## wip/zinc
Design mdc, start of the top module:
module mdc (clk, rst_n, start, A, B, out, done);
input clk, rst_n, start;
input [7:0] A, B;
output reg [7:0] out;
output reg done;
reg [1:0] state;
reg [7:0] A_aux, B_aux;
localparam IDLE = 2'b00;
localparam SUBTRACT = 2'b01;
localparam FINISHED = 2'b10;
always @(posedge clk or negedge rst_n) begin
    if (!rst_n) begin
        state <= IDLE;
        out <= 0;
        done <= 0;
    end else begin
        done <= 0;
        case (state)
            IDLE: begin
                state <= IDLE;
                if (start) begin
                    state <= SUBTRACT;
                    A_aux <= A;
                    B_aux <= B;
                end
            end
            SUBTRACT: begin
                state <= SUBTRACT;
                if (A_aux > B_aux)
                    A_aux <= A_aux - B_aux;
                else if (B_aux > A_aux)
                    B_aux <= B_aux - A_aux;
                else
                    state <= FINISHED;
            end
            FINISHED: begin
                state <= IDLE;
                done <= 1;
                out <= A_aux;
            end
            default: state <= IDLE;
        endcase
    end
end
endmodule
For scale: ~250 cells after synthesis, roughly 28 I/O pins, roughly 0.0019 sq mm of cells after synthesis.
clock: 1.3 ns
lec_check: 0
abc_area: 1
cap_margin: 0
core_margin: 2
core_utilization: 72
cts_buf_list: sky130_fd_sc_hd__clkbuf_16
cts_cluster_diameter: 391
cts_cluster_size: 96
place_density: 0.38
setup_slack_margin: 0.3
slew_margin: 20
tns_end_percent: 5
run.sh (not shown) runs the stock make flow with config.mk's settings and CLKGATE_MAP_FILE=.
Tool error DPL-0038 stopped wip/zinc during detailed placement (3_5_place_dp); no final results.
diff inputs: wip/zinc => wip/sierra
# wip/zinc
export LEC_CHECK = 0
export ABC_AREA = 1
export CAP_MARGIN = 0
export CORE_MARGIN = 2
export CORE_UTILIZATION = 72
export CTS_BUF_LIST = sky130_fd_sc_hd__clkbuf_16
export CTS_CLUSTER_DIAMETER = 391
export CTS_CLUSTER_SIZE = 96
export PLACE_DENSITY = 0.38
export SETUP_SLACK_MARGIN = 0.3
export SLEW_MARGIN = 20
export TNS_END_PERCENT = 5
create_clock -name core_clock -period 1.3 [get_ports {clk}]
# wip/sierra
export LEC_CHECK = 0
export CAP_MARGIN = 40
export CORE_MARGIN = 2
export CORE_UTILIZATION = 68
export CTS_BUF_LIST = sky130_fd_sc_hd__clkbuf_16
export SLEW_MARGIN = 20
create_clock -name core_clock -period 2.16 [get_ports {clk}]
--- outcome ---
wip/sierra is listed as incomplete: the tool reported an error in global routing (5_1_grt) and the run ended there.
Summary of wip/sierra over wip/zinc: combined area of all synthesized cells grew by 4.8%, number of standard cells reported by yosys now sits lower, average cell area after synthesis rose by 26%.
Chip width (lower): wip/zinc
Changes observed in wip/sierra relative to wip/zinc: synthesized cell count went down; number of distinct library cells after synthesis went up; fraction of the mapped netlist area in adder cells went down; overall chip area went up; floorplan net count went down.
Going from wip/zinc to wip/sierra, the area reported by Yosys stat was found to have gone up by about 5%.
The inputs of wip/tundra differ from those of wip/sierra as listed below.
# wip/sierra
export LEC_CHECK = 0
export CAP_MARGIN = 40
export CORE_MARGIN = 2
export CORE_UTILIZATION = 68
export CTS_BUF_LIST = sky130_fd_sc_hd__clkbuf_16
export SLEW_MARGIN = 20
create_clock -name core_clock -period 2.16 [get_ports {clk}]
# wip/tundra
export LEC_CHECK = 0
export CAP_MARGIN = 40
export CORE_MARGIN = 2
export CORE_UTILIZATION = 66
export CTS_BUF_LIST = sky130_fd_sc_hd__clkbuf_16
export SLEW_MARGIN = 20
create_clock -name core_clock -period 2.17 [get_ports {clk}]
Results
Yosys chip area came out exactly the same in wip/sierra and wip/tundra. As far as share of the synthesized netlist area taken by xor and xnor gates goes, wip/sierra and wip/tundra are indistinguishable; the numbers are identical. wip/tundra ended with less placer congestion estimate than wip/sierra. In the tables for wip/sierra and wip/tundra, total half-perimeter wirelength after legalization and detailed placement reads lower with wip/sierra. Between wip/sierra and wip/tundra, the difference in worst setup slack after placement is negligible. On synthesized-area fraction occupied by adder cells, wip/tundra tracks wip/sierra almost exactly. wip/tundra never completed, since it errored out during clock tree synthesis (4_1_cts). Between wip/sierra and wip/tundra, the flow reports area inside the core boundary increasing slightly. Floorplan core density: wip/tundra < wip/sierra. Of wip/sierra and wip/tundra, the lower die size belongs to wip/sierra. Changes observed in wip/tundra relative to wip/sierra: count of buffers inserted at the top-level ports barely changed, total placed instance area stayed essentially flat.
--- input diff wip/tundra..wip/xenon ---
# wip/tundra
export LEC_CHECK = 0
export CAP_MARGIN = 40
export CORE_MARGIN = 2
export CORE_UTILIZATION = 66
export CTS_BUF_LIST = sky130_fd_sc_hd__clkbuf_16
export SLEW_MARGIN = 20
create_clock -name core_clock -period 2.17 [get_ports {clk}]
# wip/xenon
export LEC_CHECK = 0
export CAP_MARGIN = 40
export CORE_MARGIN = 2
export CORE_UTILIZATION = 68
export CTS_BUF_LIST = sky130_fd_sc_hd__clkbuf_16
export SLEW_MARGIN = 20
create_clock -name core_clock -period 2.21 [get_ports {clk}]
--- outcome ---
Status(wip/xenon) = ERROR, stage = global routing (5_1_grt). The flow ended early for wip/tundra: it failed with a tool error in clock tree synthesis (4_1_cts). Re total core area: wip/tundra was higher than wip/xenon. wip/xenon vs wip/tundra — width of the die dropped 1.4%. wip/tundra → wip/xenon: post-place instance area decreased by about 1.5% relative to the old numbers; area fraction in full adders, half adders and majority gates held; area after synthesis comparable. Compared wip/xenon vs wip/tundra, and starting density of the core is up in wip/xenon. Per the comparison of wip/xenon with wip/tundra, placement row count barely changed, worst setup timing slack at the placement stage dropped 0.024 ns, chip footprint dropped about 2.8%.

Starting RTL as in the previous note.
make LEC_CHECK=0 ABC_AREA=1 CAP_MARGIN=40 CORE_MARGIN=2 CORE_UTILIZATION=68 CTS_BUF_LIST=sky130_fd_sc_hd__clkbuf_16 CTS_CLUSTER_SIZE=89 GPL_TIMING_DRIVEN=1 HOLD_SLACK_MARGIN=0.24 SETUP_SLACK_MARGIN=-0.12 SLEW_MARGIN=20 finish   # period 1.76 ns
The starting point died in clock tree synthesis (4_1_cts) (DPL-0038).
Change:
--- a/flow/config.mk
+++ b/flow/config.mk
@@ -9,9 +9,10 @@
 export CAP_MARGIN = 40
 export CORE_MARGIN = 2
-export CORE_UTILIZATION = 68
+export CORE_UTILIZATION = 66
 export CTS_BUF_LIST = sky130_fd_sc_hd__clkbuf_16
 export CTS_CLUSTER_SIZE = 89
 export GPL_TIMING_DRIVEN = 1
-export HOLD_SLACK_MARGIN = 0.24
-export SETUP_SLACK_MARGIN = -0.12
+export HOLD_SLACK_MARGIN = 0.29
+export PLACE_DENSITY = 0.44
+export SETUP_SLACK_MARGIN = -0.13
 export SLEW_MARGIN = 20
==> flow/constraint.sdc (replaced) <==
create_clock -name core_clock -period 1.99 [get_ports {clk}]
set_input_delay 0.3980 -clock core_clock [delete_from_list [all_inputs] [get_ports {clk}]]
set_output_delay 0.3980 -clock core_clock [all_outputs]
set_load 0.01 [all_outputs]
Result:
- This time the run completed and failed the layout checks on negative setup slack
- synthesized cell count is unchanged
- die area grows by a few percent
- synthesized area stays the same
Change:
==> flow/config.mk (replaced) <==
export PLATFORM = sky130hd
export DESIGN_NAME = mdc
export DESIGN_NICKNAME = mdc
export VERILOG_FILES = /design/flow/design.v
export SDC_FILE = /design/flow/constraint.sdc
export NUM_CORES = 4
export LEC_CHECK = 0
export CAP_MARGIN = 40
export CORE_MARGIN = 2
export CORE_UTILIZATION = 72
export CTS_BUF_LIST = sky130_fd_sc_hd__clkbuf_16
export CTS_CLUSTER_SIZE = 89
export GPL_TIMING_DRIVEN = 1
export SETUP_SLACK_MARGIN = 1.05
export SLEW_MARGIN = 20
==> flow/constraint.sdc (replaced) <==
create_clock -name core_clock -period 3.94 [get_ports {clk}]
set_input_delay 0.7880 -clock core_clock [delete_from_list [all_inputs] [get_ports {clk}]]
set_output_delay 0.7880 -clock core_clock [all_outputs]
set_load 0.01 [all_outputs]
This time the run finished clean. Core utilization falls by 0.34 points. Critical path depth goes down by 3. Count of clock-buffer cells in the layout is unchanged. Hold slack improved by 78 ps.
Change:
--- a/flow/config.mk
+++ b/flow/config.mk
@@ -6,5 +6,6 @@
 export NUM_CORES = 4
 export LEC_CHECK = 0
-export CAP_MARGIN = 40
+export ABC_AREA = 1
+export CAP_MARGIN = 0
 export CORE_MARGIN = 2
 export CORE_UTILIZATION = 72
@@ -12,4 +13,6 @@
 export CTS_CLUSTER_SIZE = 89
 export GPL_TIMING_DRIVEN = 1
-export SETUP_SLACK_MARGIN = 1.05
+export HOLD_SLACK_MARGIN = 0.29
+export PLACE_DENSITY = 0.35
+export SETUP_SLACK_MARGIN = -0.13
 export SLEW_MARGIN = 20
==> flow/constraint.sdc (replaced) <==
create_clock -name core_clock -period 1.99 [get_ports {clk}]
set_input_delay 0.3980 -clock core_clock [delete_from_list [all_inputs] [get_ports {clk}]]
set_output_delay 0.3980 -clock core_clock [all_outputs]
set_load 0.01 [all_outputs]
=> This time the run aborted during clock tree synthesis (4_1_cts) (DPL-0038). Synthesized cell count rises by 20%. Synthesized area falls by 4.6%. Die size falls by 4.3%.
Change:
--- a/flow/config.mk
+++ b/flow/config.mk
@@ -7,12 +7,12 @@
 export LEC_CHECK = 0
 export ABC_AREA = 1
-export CAP_MARGIN = 0
+export CAP_MARGIN = 40
 export CORE_MARGIN = 2
 export CORE_UTILIZATION = 72
 export CTS_BUF_LIST = sky130_fd_sc_hd__clkbuf_16
-export CTS_CLUSTER_SIZE = 89
+export CTS_CLUSTER_SIZE = 15
 export GPL_TIMING_DRIVEN = 1
-export HOLD_SLACK_MARGIN = 0.29
-export PLACE_DENSITY = 0.35
+export HOLD_SLACK_MARGIN = 0.24
+export PLACE_DENSITY = 0.82
 export SETUP_SLACK_MARGIN = -0.13
 export SLEW_MARGIN = 20
==> flow/constraint.sdc (replaced) <==
create_clock -name core_clock -period 2.07 [get_ports {clk}]
set_input_delay 0.4140 -clock core_clock [delete_from_list [all_inputs] [get_ports {clk}]]
set_output_delay 0.4140 -clock core_clock [all_outputs]
set_load 0.01 [all_outputs]
Effect: This time the run did not get past global routing (5_1_grt), error GRT-0116. Synthesized cell count is unchanged. Die size does not change. Synthesized area is unchanged.
Change:
==> flow/config.mk (replaced) <==
export PLATFORM = sky130hd
export DESIGN_NAME = mdc
export DESIGN_NICKNAME = mdc
export VERILOG_FILES = /design/flow/design.v
export SDC_FILE = /design/flow/constraint.sdc
export NUM_CORES = 4
export LEC_CHECK = 0
export CAP_MARGIN = 40
export CORE_MARGIN = 2
export CORE_UTILIZATION = 72
export CTS_BUF_LIST = sky130_fd_sc_hd__clkbuf_16
export CTS_CLUSTER_SIZE = 69
export GPL_TIMING_DRIVEN = 1
export SETUP_SLACK_MARGIN = 0.29
export SLEW_MARGIN = 20
==> flow/constraint.sdc (replaced) <==
create_clock -name core_clock -period 3.94 [get_ports {clk}]
set_input_delay 0.7880 -clock core_clock [delete_from_list [all_inputs] [get_ports {clk}]]
set_output_delay 0.7880 -clock core_clock [all_outputs]
set_load 0.01 [all_outputs]
Effect: The new run passed the timing, DRC and antenna checks; die area came out higher by about 4.5%; area after synthesis rises by 4.8%; synthesized cell count is lower by 17%.
